==> exp/violet: inputs <==
==> flow/design.v <==
module values (
    input logic       clk,
    input logic       rst_n,       
    input logic       newframe,   
    input logic [5:0] pixel,       
    input logic [63:0] seed,       
    output logic [7:0] read_data,
    output logic [63:0] debug_grid  
);
    logic [63:0] current_state;
    logic [63:0] next_state;
    logic [31:0] frame_counter;    
    logic update_frame;            
    always_ff @(posedge clk) begin
        if (!rst_n) begin
            current_state <= seed;   
        end else if (newframe) begin
            current_state <= next_state;
        end
    end
    assign debug_grid = current_state;
always_comb begin 
    integer x_offset, y_offset;
    logic [5:0] neighbor_count[64];
    next_state = 64'b0;
    if (newframe) begin
        int neighbor_counter;
        logic [2:0] row;
        logic [2:0] col;
        logic is_alive;
        logic becomes_alive;
        for (int i = 0; i < 64; i++) begin
            neighbor_counter = 0;
            row = i / 8;  
            col = i % 8;   
            for (x_offset = -1; x_offset <= 1; x_offset = x_offset + 1) begin
                for (y_offset = -1; y_offset <= 1; y_offset = y_offset + 1) begin
                    if (!(x_offset == 0 && y_offset == 0)) begin
                        logic [5:0] neighbor_index;
                        logic [2:0] new_row, new_col;
                        if ((row + x_offset >= 0) && (row + x_offset < 8) &&
                            (col + y_offset >= 0) && (col + y_offset < 8)) begin
                            new_row = row + x_offset;
                            new_col = col + y_offset;
                            neighbor_index = new_row * 8 + new_col;
                            if (current_state[neighbor_index]) begin
                                neighbor_counter = neighbor_counter + 1;
                            end
                        end
                        else begin
                            neighbor_index =0;
                            new_row = 0;
                            new_col = 0;
                        end
                    end
                end
            end
            is_alive = current_state[i];
            becomes_alive = (is_alive && (neighbor_counter == 2 || neighbor_counter == 3)) ||
                (!is_alive && (neighbor_counter == 3));
            next_state[i] = becomes_alive;
        end
    end
    else begin
        next_state = current_state;  
        x_offset = 0;
        y_offset = 0;
    end
end
always_comb begin
    if (current_state[pixel]) begin
        read_data = 8'hFF;  
    end else begin
        read_data = 8'h00;  
    end
end
endmodule
module ws2812b(
    input logic clk, 
    input logic rst_n,
    input logic serial_in, 
    input logic transmit, 
    output logic ws2812b_out, 
    output logic shift
);
    localparam IDLE = 1'b0;  
    localparam TRANSMITTING = 1'b1;
    localparam T0_CYCLE_COUNT = 4'd5;
    localparam T1_CYCLE_COUNT = 4'd10;
    localparam MAX_CYCLE_COUNT = 4'd15;
    logic state;
    logic [3:0] cycle_count;
    logic bit_being_sent;
    always_ff @(posedge clk) begin
        if (!rst_n) begin
            state <= IDLE;
            cycle_count <= 4'd0;
            bit_being_sent <= 1'b0;
        end else
        unique case (state)
            IDLE:
                if (transmit == 1'b1) begin
                    state <= TRANSMITTING;  
                    cycle_count <= 4'd0;  
                    bit_being_sent <= serial_in;
                end
            TRANSMITTING:  
                if (transmit == 1'b0) begin
                    state <= IDLE;  
                end
                else if (cycle_count == MAX_CYCLE_COUNT - 1) begin  
                    cycle_count <= 4'd0;
                    bit_being_sent <= serial_in;
                end
                else begin
                    cycle_count <= cycle_count + 1;
                end
        endcase
    end
    always_comb begin
        if (state == TRANSMITTING)
            if (bit_being_sent == 1'b0)  
                ws2812b_out = (cycle_count < T0_CYCLE_COUNT);  
            else
                ws2812b_out = (cycle_count < T1_CYCLE_COUNT);  
        else
            ws2812b_out = 1'b0;  
    end
    assign shift = (state == TRANSMITTING) && (cycle_count == 4'd0);  
endmodule
module controller (
    input logic clk, 
    input logic rst_n,
    output logic load_sreg, 
    output logic transmit_pixel, 
    output logic [5:0] pixel, 
    output logic newframe
);
    localparam TRANSMIT_FRAME       = 1'b0;
    localparam IDLE                 = 1'b1;
    localparam [2:0] READ_CH_VALS   = 3'b001;
    localparam [2:0] LOAD_SREG      = 3'b010;
    localparam [2:0] TRANSMIT_PIXEL = 3'b100;
    localparam [8:0] TRANSMIT_CYCLES    = 9'd360;        
    localparam [19:0] IDLE_CYCLES       = 20'd3600;      
    logic state;
    logic next_state;
    logic [2:0] transmit_phase;
    logic [2:0] next_transmit_phase;
    logic [5:0] pixel_counter;
    logic [5:0] frame_counter;  
    logic [8:0] transmit_counter;
    logic [19:0] idle_counter;
    logic transmit_pixel_done;
    logic idle_done;
    assign transmit_pixel_done = (transmit_counter == TRANSMIT_CYCLES - 1);
    assign idle_done = (idle_counter == IDLE_CYCLES - 1);
    always_ff @(posedge clk) begin
        if (!rst_n) begin
            state <= TRANSMIT_FRAME;
            transmit_phase <= READ_CH_VALS;
        end else begin
            state <= next_state;
            transmit_phase <= next_transmit_phase;
        end
    end
    always_comb begin
        next_state = 1'bx;
        unique case (state)
            TRANSMIT_FRAME:
                if ((pixel_counter == 6'd0) && (transmit_pixel_done))
                    next_state = IDLE;
                else
                    next_state = TRANSMIT_FRAME;
            IDLE:
                if (idle_done)
                    next_state = TRANSMIT_FRAME;
                else
                    next_state = IDLE;
        endcase
    end
    always_comb begin
        next_transmit_phase = READ_CH_VALS;
        if (state == TRANSMIT_FRAME) begin
            case (transmit_phase)
                READ_CH_VALS:
                    next_transmit_phase = LOAD_SREG;
                LOAD_SREG:
                    next_transmit_phase = TRANSMIT_PIXEL;
                TRANSMIT_PIXEL:
                    next_transmit_phase = transmit_pixel_done ? READ_CH_VALS : TRANSMIT_PIXEL;
            endcase
        end
    end
    always_ff @(posedge clk) begin
        if (!rst_n) begin
            pixel_counter <= 6'd63;
        end else if ((state == TRANSMIT_FRAME) && transmit_pixel_done) begin
            pixel_counter <= pixel_counter - 1;
        end
    end
    always_ff @(posedge clk) begin
        if (!rst_n) begin
            newframe <= 1'b0;
            frame_counter <= 6'd0;
        end else if (idle_done) begin
            if (frame_counter == 6'd1) begin
                newframe <= 1'b1;
                frame_counter <= 6'd0;
            end else begin
                newframe <= 1'b0;
                frame_counter <= frame_counter + 6'd1;
            end
        end else begin
            newframe <= 1'b0;
        end
    end
    always_ff @(posedge clk) begin
        if (!rst_n) begin
            transmit_counter <= 9'd0;
        end else if (transmit_phase == TRANSMIT_PIXEL) begin
            transmit_counter <= transmit_counter + 1;
        end
        else begin
            transmit_counter <= 9'd0;
        end
    end
    always_ff @(posedge clk) begin
        if (!rst_n) begin
            idle_counter <= 20'd0;
        end else if (state == IDLE) begin
            idle_counter <= idle_counter + 1;
        end
        else begin
            idle_counter <= 20'd0;
        end
    end
    assign pixel = pixel_counter;
    assign load_sreg = (transmit_phase == LOAD_SREG);
    assign transmit_pixel = (transmit_phase == TRANSMIT_PIXEL);
endmodule
module top(
    input logic     clk, 
    input logic     SW, 
    input logic     BOOT, 
    input logic [63:0] seed,
    output logic    _48b, 
    output logic    _45a
);
    logic [7:0] read_data;
    logic [5:0] pixel;
    logic newframe; 
    logic [23:0] shift_reg;  
    logic load_sreg;
    logic transmit_pixel;
    logic shift; 
    logic ws2812b_out;
    logic [63:0] pixel_control;
    logic [63:0] next_pixel_control;  
    logic [5:0] pixel_index;  
    logic [1:0] flipper;  
    values u1 (
        .clk         (clk), 
        .rst_n       (SW),  
        .newframe    (newframe), 
        .pixel        (pixel),
        .seed        (seed),
        .read_data     (read_data),
        .debug_grid  ()
    );
    ws2812b u4 (  
        .clk            (clk), 
        .rst_n          (SW),
        .serial_in      (shift_reg[23]),  
        .transmit       (transmit_pixel),  
        .ws2812b_out    (ws2812b_out), 
        .shift          (shift)
    );
    controller u5 (
        .clk            (clk), 
        .rst_n          (SW),
        .load_sreg      (load_sreg), 
        .transmit_pixel (transmit_pixel), 
        .pixel          (pixel),  
        .newframe          (newframe)  
    );
    always_ff @(posedge clk) begin
        if (!SW) begin
            flipper = 2'b00;
            shift_reg <= 24'd0;
        end else begin
        if(newframe) begin
            flipper = flipper + 1;
            if (flipper == 2'b11) begin
                flipper = 2'b00;
            end
        end
        if (load_sreg) begin  
            unique case (flipper)
                2'b00:
                    shift_reg <= { read_data, 16'd0 };
                2'b01:
                    shift_reg <= { 8'd0, read_data, 8'd0 };
                2'b10:
                    shift_reg <= { 16'd0, read_data };
                2'b11:  
                    shift_reg <= { 16'd0, read_data };
            endcase
        end
        else if (shift) begin
            shift_reg <= { shift_reg[22:0], 1'b0 }; 
        end
        end
    end
    assign _48b = ws2812b_out;  
    assign _45a = ~ws2812b_out;  
endmodule
==> flow/run.sh <==
#!/bin/bash
# the make line also repeats each setting of config.mk as NAME=value (left out here)
make -C /OpenROAD-flow-scripts/flow DESIGN_CONFIG=/design/flow/config.mk WORK_HOME=/design/flow/orfs CLKGATE_MAP_FILE= finish
==> flow/config.mk <==
export PLATFORM = sky130hd
export DESIGN_NAME = top
export DESIGN_NICKNAME = top
export VERILOG_FILES = /design/flow/design.v
export SDC_FILE = /design/flow/constraint.sdc
export NUM_CORES = 4
export LEC_CHECK = 0
export CAP_MARGIN = 20
export CORE_MARGIN = 2
export CORE_UTILIZATION = 72
export SETUP_SLACK_MARGIN = 0.67
export SLEW_MARGIN = 20
==> flow/constraint.sdc <==
create_clock -name core_clock -period 4.69 [get_ports {clk}]
set_input_delay 0.9380 -clock core_clock [delete_from_list [all_inputs] [get_ports {clk}]]
set_output_delay 0.9380 -clock core_clock [all_outputs]
set_load 0.01 [all_outputs]
==> inputs of exp/willow, as changes to exp/violet <==
--- a/flow/config.mk
+++ b/flow/config.mk
@@ -6,7 +6,12 @@
 export NUM_CORES = 4
 export LEC_CHECK = 0
 export CAP_MARGIN = 20
+export CELL_PAD_IN_SITES_DETAIL_PLACEMENT = 0
+export CORE_ASPECT_RATIO = 1.56
 export CORE_MARGIN = 2
 export CORE_UTILIZATION = 72
-export SETUP_SLACK_MARGIN = 0.67
-export SLEW_MARGIN = 20
+export CTS_CLUSTER_SIZE = 29
+export GPL_TIMING_DRIVEN = 1
+export MIN_ROUTING_LAYER = met1
+export PLACE_DENSITY = 0.67
+export SLEW_MARGIN = 0
==> flow/constraint.sdc (replaced) <==
create_clock -name core_clock -period 7.4 [get_ports {clk}]
set_input_delay 1.4800 -clock core_clock [delete_from_list [all_inputs] [get_ports {clk}]]
set_output_delay 1.4800 -clock core_clock [all_outputs]
set_load 0.01 [all_outputs]
==> inputs of exp/delta, as changes to exp/violet <==
--- a/flow/config.mk
+++ b/flow/config.mk
@@ -7,6 +7,7 @@
 export LEC_CHECK = 0
 export CAP_MARGIN = 20
 export CORE_MARGIN = 2
-export CORE_UTILIZATION = 72
-export SETUP_SLACK_MARGIN = 0.67
+export CORE_UTILIZATION = 65
+export CTS_CLUSTER_DIAMETER = 350
+export CTS_CLUSTER_SIZE = 99
 export SLEW_MARGIN = 20
==> flow/constraint.sdc (replaced) <==
create_clock -name core_clock -period 7.09 [get_ports {clk}]
set_input_delay 1.4180 -clock core_clock [delete_from_list [all_inputs] [get_ports {clk}]]
set_output_delay 1.4180 -clock core_clock [all_outputs]
set_load 0.01 [all_outputs]
==> CHANGELOG.md <==
### Metrics

* Result of the run: complete, no violations
* Area of the core at 0.03991 mm^2
* HPWL after detailed placement at 46030 um
* Number of cells after detailed placement at 3801
* PostCTS Resize Cnt at 0
* Setup Slack @ Placement at 1340 ps
* Total number of placement rows at 73
* Horiz. Die Dim at 205.8 um
* Placed instance area at 0.02726 mm^2
* Chip Area at 0.04234 mm^2
the above is filed under exp/delta

==> CHANGELOG.md <==
### Metrics

* Area of the core at 0.03625 mm^2
* HPWL after detailed placement at 47950 um
* Number of cells after detailed placement at 3765
* Setup Slack @ Placement at 1471 ps
* Chip Area at 0.03834 mm^2
* Total number of placement rows at 87
* Result of the run: complete, no violations
* PostCTS Resize Cnt at 0
* Final critical-path share of the clock period at 81.75%
* Critical hold path startpoint: u5.transmit_phase[0]$_DFF_P_
* Placed instance area at 0.02722 mm^2
* Final WL at 66680 um
the above is filed under exp/willow

==> CHANGELOG.md <==
### Changed

* Result of the run: aborted with a tool error
* Last stage: global routing (5_1_grt)
* First error in the log: [ERROR DPL-0038] Utilization greater than 100%, impossible to legalize
* PostCTS Resize Cnt at 340
* Total number of placement rows at 70
* Dominant cell by count in the synthesized netlist: sky130_fd_sc_hd__nand2_1
* Floorplan utilization at 72.63%
* Area of the core at 0.03643 mm^2
* Horiz. Die Dim at 195.7 um
* Placed instance area at 0.02924 mm^2
* Number of cells after detailed placement at 3792
* HPWL after detailed placement at 51190 um
* Last weighted congestion value of the routability-driven placer at 0.8716
* Total cells reported by yosys after synthesis at 3347
* Setup Slack @ Placement at -20.28 ps
* Chip Area at 0.03830 mm^2
the above is filed under exp/violet

